## wip/quartz
## calculator
module calculator #(parameter BCDdigits = 2,parameter cols_count=4,parameter rows_count=4)(
                                                                                          input clk,rst,start,
                                                                                          output [cols_count-1:0] cols,
                                                                                          input [rows_count-1:0] rows,
                                                                                          output reg [7:0] digit1,digit2,digit3,digit4,
                                                                                          output reg sign);
make LEC_CHECK=0 ABC_AREA=0 CAP_MARGIN=35 CORE_ASPECT_RATIO=1.14 CORE_MARGIN=2 CORE_UTILIZATION=57 CTS_CLUSTER_DIAMETER=396 CTS_CLUSTER_SIZE=100 SLEW_MARGIN=10 finish   # period 140.0 ns
run.sh (not shown) runs the stock make flow with config.mk's settings and CLKGATE_MAP_FILE=.
#### Input delta (wip/ember over wip/quartz)
diff --git a/flow/config.mk b/flow/config.mk
--- a/flow/config.mk
+++ b/flow/config.mk
@@ -9 +9,2 @@
-export CAP_MARGIN = 35
+export CAP_MARGIN = 5
+export CELL_PAD_IN_SITES_GLOBAL_PLACEMENT = 1
@@ -12,4 +13,5 @@
-export CORE_UTILIZATION = 57
-export CTS_CLUSTER_DIAMETER = 396
-export CTS_CLUSTER_SIZE = 100
-export SLEW_MARGIN = 10
+export CORE_UTILIZATION = 36
+export CTS_CLUSTER_DIAMETER = 235
+export CTS_CLUSTER_SIZE = 63
+export GPL_ROUTABILITY_DRIVEN = 1
+export SLEW_MARGIN = 25
--- outcome ---
Total of plain and repair buffers excluding clock buffers was lower in wip/ember than in wip/quartz. On wip/ember: initial antenna violation count is 1 higher than what wip/quartz gave. Relative to wip/quartz, the measured slew at the worst slew-check pin of wip/ember is higher by 0.088 ns. Core utilization (wip/ember over wip/quartz): decrease, 21 points. Area added between synthesis and finish delta for wip/ember relative to wip/quartz: 1.5 points higher. wip/quartz: no failed stages, no open violations at the end. wip/ember | stages: all done | timing, DRC, antenna: all pass. Taking wip/quartz as the reference, in wip/ember data-path buffer share of cell area in the final layout shows no meaningful change, routed wire length up 12%.
Changes in wip/sierra relative to wip/ember:
diff --git a/flow/config.mk b/flow/config.mk
--- a/flow/config.mk
+++ b/flow/config.mk
@@ -9,2 +9 @@
-export CAP_MARGIN = 5
-export CELL_PAD_IN_SITES_GLOBAL_PLACEMENT = 1
+export CAP_MARGIN = 35
@@ -13,4 +12,3 @@
-export CORE_UTILIZATION = 36
-export CTS_CLUSTER_DIAMETER = 235
-export CTS_CLUSTER_SIZE = 63
-export GPL_ROUTABILITY_DRIVEN = 1
+export CORE_UTILIZATION = 69
+export CTS_CLUSTER_DIAMETER = 171
+export CTS_CLUSTER_SIZE = 100
[summary]
Relative to wip/ember, worst setup timing slack at the placement stage has increased by 1.50 ns in wip/sierra.
In wip/sierra the cell count of the worst reg-to-reg path turned out 6 higher than in wip/ember.
Logic depth of the worst path, buffers included of wip/sierra exceeds that of wip/ember slightly.

========
calculator again, from the RTL that the note above started with.
// calculator
module calculator #(parameter BCDdigits = 2,parameter cols_count=4,parameter rows_count=4)(
                                                                                          input clk,rst,start,
                                                                                          output [cols_count-1:0] cols,
                                                                                          input [rows_count-1:0] rows,
                                                                                          output reg [7:0] digit1,digit2,digit3,digit4,
                                                                                          output reg sign);
Settings: LEC_CHECK=0, ABC_AREA=0, CAP_MARGIN=35, CELL_PAD_IN_SITES_GLOBAL_PLACEMENT=1, CORE_ASPECT_RATIO=1.14, CORE_MARGIN=2, CORE_UTILIZATION=36, CTS_CLUSTER_DIAMETER=292, CTS_CLUSTER_SIZE=63, GPL_ROUTABILITY_DRIVEN=1, HOLD_SLACK_MARGIN=0.21, SLEW_MARGIN=25; clock period 140.0 ns.
Next try:
Settings changed: CAP_MARGIN 35 to 15, CELL_PAD_IN_SITES_GLOBAL_PLACEMENT 1 to not set, CORE_UTILIZATION 36 to 65, CTS_CLUSTER_DIAMETER 292 to not set, GPL_ROUTABILITY_DRIVEN 1 to not set, HOLD_SLACK_MARGIN 0.21 to not set.
Clock period 140.0 ns to 80.0 ns, I/O delays scaled along.
Maximum frequency is higher by 25%.
First-iteration DRC count is higher by 30%.
Final cell count is lower by 4.0%.
Flip-flop count stays the same.
Via count is higher by 9.1%.
Core utilization is higher by 37 points.
Count of clock-buffer cells in the layout does not change.
Global-route usage is higher by 15 points.
Next try:
Settings changed: ABC_AREA 0 to not set, CAP_MARGIN 15 to 20, CORE_ASPECT_RATIO 1.14 to not set, CTS_CLUSTER_SIZE 63 to not set, HOLD_SLACK_MARGIN set to -0.1, SLEW_MARGIN 25 to 20.
Clock period 80.0 ns to 72.9 ns, I/O delays scaled along.
The changed run finished with setup timing left; flip-flop count stays the same; clock skew decreases by 11 ps; register-to-register slack is worse by 5400 ps; global-route usage came out lower by 1.4 points; synthesized area is unchanged.
Next try:
Settings changed: ABC_AREA set to 1, CORE_UTILIZATION 65 to 60, HOLD_SLACK_MARGIN -0.1 to not set.
Clock period 72.9 ns to 76.4 ns, I/O delays scaled along.
Outcome: With this change the flow completed without violations. Area after synthesis is higher by 15%. Worst setup slack gets better by 10000 ps. Worst hold slack gets worse by 45 ps. Core utilization is lower by 20 points. Cell area is lower by 4.0%. Sequential cell count is unchanged. Register-to-register slack gets better by 10000 ps. Routed wire length is lower by about 9%. Non-clock buffer count is lower by 537.
Next try:
Settings changed: ABC_AREA 1 to not set, CORE_UTILIZATION 60 to 35.
Clock period 76.4 ns to 81.7 ns, I/O delays scaled along.
Non-clock buffer count went up by 194.
Die size came out higher by 48%.
Worst setup slack degrades by 3500 ps.
Via count decreases by 7.2%.

========
## the reference run
calculator again, from the RTL that the note above started with.
==> flow/config.mk <==
export PLATFORM = sky130hd
export DESIGN_NAME = calculator
export DESIGN_NICKNAME = calculator
export VERILOG_FILES = /design/flow/design.v
export SDC_FILE = /design/flow/constraint.sdc
export NUM_CORES = 4
export LEC_CHECK = 0
export ABC_AREA = 0
export CAP_MARGIN = 25
export CELL_PAD_IN_SITES_DETAIL_PLACEMENT = 1
export CELL_PAD_IN_SITES_GLOBAL_PLACEMENT = 1
export CORE_ASPECT_RATIO = 1.6
export CORE_MARGIN = 2
export CORE_UTILIZATION = 40
export CTS_CLUSTER_DIAMETER = 175
export HOLD_SLACK_MARGIN = -0.06
export MAX_ROUTING_LAYER = met4
export SETUP_SLACK_MARGIN = 5.0
export SLEW_MARGIN = 40
export TNS_END_PERCENT = 10
==> flow/constraint.sdc <==
create_clock -name core_clock -period 86.0 [get_ports {clk}]
set_input_delay 17.2000 -clock core_clock [delete_from_list [all_inputs] [get_ports {clk}]]
set_output_delay 17.2000 -clock core_clock [all_outputs]
set_load 0.01 [all_outputs]
The reference run: all stages complete, timing, DRC and antenna checks passed
Here is what was changed in the inputs of the trial run compared with the reference run.
==> flow/config.mk <==
export PLATFORM = sky130hd
export DESIGN_NAME = calculator
export DESIGN_NICKNAME = calculator
export VERILOG_FILES = /design/flow/design.v
export SDC_FILE = /design/flow/constraint.sdc
export NUM_CORES = 4
export LEC_CHECK = 0
export CAP_MARGIN = 20
export CORE_MARGIN = 2
export CORE_UTILIZATION = 30
export SLEW_MARGIN = 20
==> flow/constraint.sdc <==
create_clock -name core_clock -period 115.0 [get_ports {clk}]
set_input_delay 23.0000 -clock core_clock [delete_from_list [all_inputs] [get_ports {clk}]]
set_output_delay 23.0000 -clock core_clock [all_outputs]
set_load 0.01 [all_outputs]
==> comparison <==
The trial run against the reference run: overall routing resource usage saw a decrease, final RePlAce weighted congestion lost 0.13.
Sort the trial run and the reference run by post-cts resize count, ascending, and the trial run comes first.
The first-pass GRT wire length of the trial run falls short of that of the reference run by about 25%.
Sort the trial run and the reference run by sequential portion of the cell area asc -> top: the reference run
In the metrics for the trial run and the reference run, the one carrying the higher time the worst path needs with I/O delays and setup is the trial run.
Compared with the reference run, the trial run shows count of plain and timing-repair buffers in the layout lower by 355.

========
Starting RTL as in the previous note.
Settings: LEC_CHECK=0, ABC_AREA=1, CAP_MARGIN=20, CORE_MARGIN=2, CORE_UTILIZATION=72, CTS_CLUSTER_DIAMETER=41, HOLD_SLACK_MARGIN=-0.09, PLACE_DENSITY_LB_ADDON=0.21, SLEW_MARGIN=40; clock period 57.1 ns.
The first run finished but failed the layout checks on max-capacitance violations, max-slew violations, negative setup slack.
Next try:
Settings changed: ABC_AREA 1 to unset, CORE_UTILIZATION 72 to 58, CTS_CLUSTER_DIAMETER 41 to unset, HOLD_SLACK_MARGIN -0.09 to unset, PLACE_DENSITY_LB_ADDON 0.21 to unset, SLEW_MARGIN 40 to 20.
Clock period 57.1 ns to 69.7 ns, I/O delays scaled along.
Result: Now the flow finished with negative setup slack left. Worst setup slack gains 69 ps. Count of clock-buffer cells in the layout fell by 2. Utilization fell by 5.6 points. Die size rose by 7.7%. Wire length fell by 22%.
Next try:
Settings changed: CORE_UTILIZATION 58 to 12.
Clock period 69.7 ns to 116.0 ns, I/O delays scaled along.
Effect: Now the flow completed without violations; core utilization came out lower by 69 points; worst setup slack is better by 26000 ps; clock skew came out lower by 3.6 ps.
Next try:
Settings changed: CORE_UTILIZATION 12 to 40, GPL_ROUTABILITY_DRIVEN set to 0.
Clock period 116.0 ns to 52.6 ns, I/O delays scaled along.
Effect: Now the flow finished but fails on negative setup slack. Cell area is higher by 39%. Routed wire length climbs by 28%. Utilization is higher by 51 points.
Next try:
Settings changed: GPL_ROUTABILITY_DRIVEN 0 to unset.
Clock period 52.6 ns to 81.7 ns, I/O delays scaled along.
What happened: This time the run completed without violations. Non-clock buffer count falls by 1985. Cell count falls by a quarter to a third. Sequential share of layout area rises by 1.9 points. Clock skew falls by 3.7 ps. Utilization falls by 19 points.
Next try:
Settings changed: ABC_AREA set to 1, CAP_MARGIN 20 to 15, SLEW_MARGIN 20 to 15.
Clock period 81.7 ns to 85.0 ns, I/O delays scaled along.
Design area grows by about 6%.
Synthesized area grows by 15%.
Routed wire length grows by 4.8%.
Clock skew stays flat.
Non-clock buffer count shrinks by 242.
Register-to-register slack improved by 8000 ps.
Cell count grows by 24%.

========
calculator again, from the RTL that the note above started with.
make LEC_CHECK=0 CAP_MARGIN=20 CORE_ASPECT_RATIO=0.53 CORE_MARGIN=7 CORE_UTILIZATION=40 GPL_ROUTABILITY_DRIVEN=0 SETUP_SLACK_MARGIN=5.0 SLEW_MARGIN=15 finish   # period 52.6 ns
The first run ran to the end with violations: negative setup slack.
Change:
Settings changed: CORE_ASPECT_RATIO 0.53 to unset, CORE_MARGIN 7 to 2, GPL_ROUTABILITY_DRIVEN 0 to unset, SETUP_SLACK_MARGIN 5.0 to unset, SLEW_MARGIN 15 to 20.
Clock period 52.6 ns to 85.0 ns, I/O delays scaled along.
This time the run finished clean.
Cell area is lower by 32%.
First-iteration DRC count is lower by 51%.
Register-to-register slack is better by 27 ns.
Die size is lower by 6.6%.
Synthesized area is unchanged.
Worst setup slack is better by 27 ns.
Clock-buffer cell count stays the same.
Cell count is lower by 26%.
Change:
Settings changed: ABC_AREA set to 1, CAP_MARGIN 20 to 15, CELL_PAD_IN_SITES_DETAIL_PLACEMENT set to 1, CORE_ASPECT_RATIO set to 1.6, SLEW_MARGIN 20 to 15, TNS_END_PERCENT set to 10.
=> Worst hold slack degrades by 0.023 ns; setup slack improves by 3.6 ns; count of clock-buffer cells in the layout fell by 1; flip-flop count stays the same; sequential share of layout area came out lower by 0.55 points; via count went up by 15%; wire length came out higher by 30%; final cell count goes up by 26%.
Change:
Settings changed: ABC_AREA 1 to unset, CAP_MARGIN 15 to 20, CELL_PAD_IN_SITES_DETAIL_PLACEMENT 1 to unset, CORE_ASPECT_RATIO 1.6 to 1.74, CORE_MARGIN 2 to 8, CORE_UTILIZATION 40 to 57, CTS_CLUSTER_DIAMETER set to 187, CTS_CLUSTER_SIZE set to 99, GPL_ROUTABILITY_DRIVEN set to 0, HOLD_SLACK_MARGIN set to 0.27, SLEW_MARGIN 15 to 0, TNS_END_PERCENT 10 to 5.
Result: Routed wire length went down by 6.9%; hold slack is better by 0.033 ns; final area went down by about 9%.

========
calculator again, from the RTL that the note above started with.
## calculator
module calculator #(parameter BCDdigits = 2,parameter cols_count=4,parameter rows_count=4)(
                                                                                          input clk,rst,start,
                                                                                          output [cols_count-1:0] cols,
                                                                                          input [rows_count-1:0] rows,
                                                                                          output reg [7:0] digit1,digit2,digit3,digit4,
                                                                                          output reg sign);
clock: 140.0 ns
lec_check: 0
abc_area: 0
cap_margin: 35
core_aspect_ratio: 1.14
core_margin: 2
core_utilization: 50
cts_cluster_size: 63
slew_margin: 25
The starting point finished with timing, DRC and antenna clean.
==> next run, changes <==
ABC_AREA = 1   (was 0)
CAP_MARGIN = 20   (was 35)
CELL_PAD_IN_SITES_GLOBAL_PLACEMENT = 1   (was unset)
CORE_UTILIZATION = 30   (was 50)
CTS_CLUSTER_DIAMETER = 235   (was unset)
GPL_ROUTABILITY_DRIVEN = 1   (was unset)
MAX_ROUTING_LAYER = met4   (was unset)
PLACE_DENSITY_LB_ADDON = 0.13   (was unset)
SLEW_MARGIN = 15   (was 25)
TNS_END_PERCENT = 10   (was unset)
What happened: Non-clock buffer count is lower by 16; synthesized area is higher by about a fifth; final area is higher by about a fifth; worst setup slack improved by 21 ns; utilization is lower by 21 points.
==> next run, changes <==
ABC_AREA = 0   (was 1)
CAP_MARGIN = 35   (was 20)
CELL_PAD_IN_SITES_GLOBAL_PLACEMENT = unset   (was 1)
CORE_UTILIZATION = 50   (was 30)
CTS_CLUSTER_DIAMETER = 156   (was 235)
CTS_CLUSTER_SIZE = 99   (was 63)
GPL_ROUTABILITY_DRIVEN = unset   (was 1)
MAX_ROUTING_LAYER = unset   (was met4)
PLACE_DENSITY_LB_ADDON = unset   (was 0.13)
SLEW_MARGIN = 25   (was 15)
TNS_END_PERCENT = 20   (was 10)
- The new run finished with timing, DRC and antenna clean
- global-route usage rises by 11 points
- cell count falls by about 30%
- setup slack degrades by 21 ns
- non-clock buffer count rises by 16
- design area falls by about 14%
==> next run, changes <==
CORE_UTILIZATION = 36   (was 50)
CTS_CLUSTER_DIAMETER = 292   (was 156)
CTS_CLUSTER_SIZE = 63   (was 99)
GPL_ROUTABILITY_DRIVEN = 0   (was unset)
TNS_END_PERCENT = unset   (was 20)
After rerunning: The changed run completed without violations; die area is higher by 38%; cell area is higher by 1.0%; hold slack loses 0.031 ns; non-clock buffer count is lower by 8; setup slack gains 1.1 ns; wire length is lower by 8.2%; via count is lower by 1.4%; core utilization is lower by 15 points; global-route usage is lower by 10 points.

========
Starting RTL as in the previous note.
clock: 75.0 ns
lec_check: 0
abc_area: 1
cap_margin: 5
core_aspect_ratio: 0.96
core_margin: 2
core_utilization: 71
cts_cluster_diameter: 260
cts_cluster_size: 17
slew_margin: 25
The starting point went through all stages and came out clean.
Next try:
ABC_AREA = unset   (was 1)
CAP_MARGIN = 20   (was 5)
CORE_ASPECT_RATIO = unset   (was 0.96)
CORE_UTILIZATION = 40   (was 71)
CTS_CLUSTER_DIAMETER = unset   (was 260)
CTS_CLUSTER_SIZE = unset   (was 17)
SLEW_MARGIN = 20   (was 25)
clock period = 48.7 ns   (was 75.0 ns; I/O delays follow)
=>
- This time the run ran to the end with violations: negative setup slack
- worst setup slack got worse by 31000 ps
- clock-buffer cell count grows by 1
- synthesized cell count shrinks by about 24%
- utilization shrinks by 9.7 points
- register-to-register slack got worse by 31000 ps
- non-clock buffer count grows by 2211
- via count grows by about 12%
- fmax shrinks by about 6%
Next try:
ABC_AREA = 1   (was unset)
CORE_UTILIZATION = 69   (was 40)
CTS_CLUSTER_SIZE = 98   (was unset)
PLACE_DENSITY = 0.39   (was unset)
clock period = 58.4 ns   (was 48.7 ns; I/O delays follow)
After rerunning:
- The changed run passed the timing, DRC and antenna checks
- maximum frequency went up by 28%
- via count fell by 3.2%
- wire length fell by 7.5%
Next try:
ABC_AREA = unset   (was 1)
CORE_UTILIZATION = 58   (was 69)
CTS_CLUSTER_SIZE = unset   (was 98)
PLACE_DENSITY = unset   (was 0.39)
clock period = 68.8 ns   (was 58.4 ns; I/O delays follow)
The new run finished but fails on negative setup slack.
Non-clock buffer count climbs by 1422.
Via count went up by roughly a tenth.
Hold slack improves by 47 ps.
Design area increases by roughly a tenth.
Critical path depth went down by 10.
Fmax drops by a quarter to a third.
Setup slack gets worse by 9800 ps.
Cell count drops slightly.
Clock skew went up by 8.8 ps.
Sequential share of layout area decreases by 0.66 points.
Next try:
ABC_AREA = 1   (was unset)
CORE_UTILIZATION = 72   (was 58)
CTS_CLUSTER_DIAMETER = 41   (was unset)
PLACE_DENSITY_LB_ADDON = 0.21   (was unset)
clock period = 68.6 ns   (was 68.8 ns; I/O delays follow)
The changed run completed without violations; final area came out lower by about 20%; count of clock-buffer cells in the layout came out higher by 1; routed wire length came out lower by about 30%; clock skew came out lower by 5.9 ps; cell count came out lower by 3.1%.
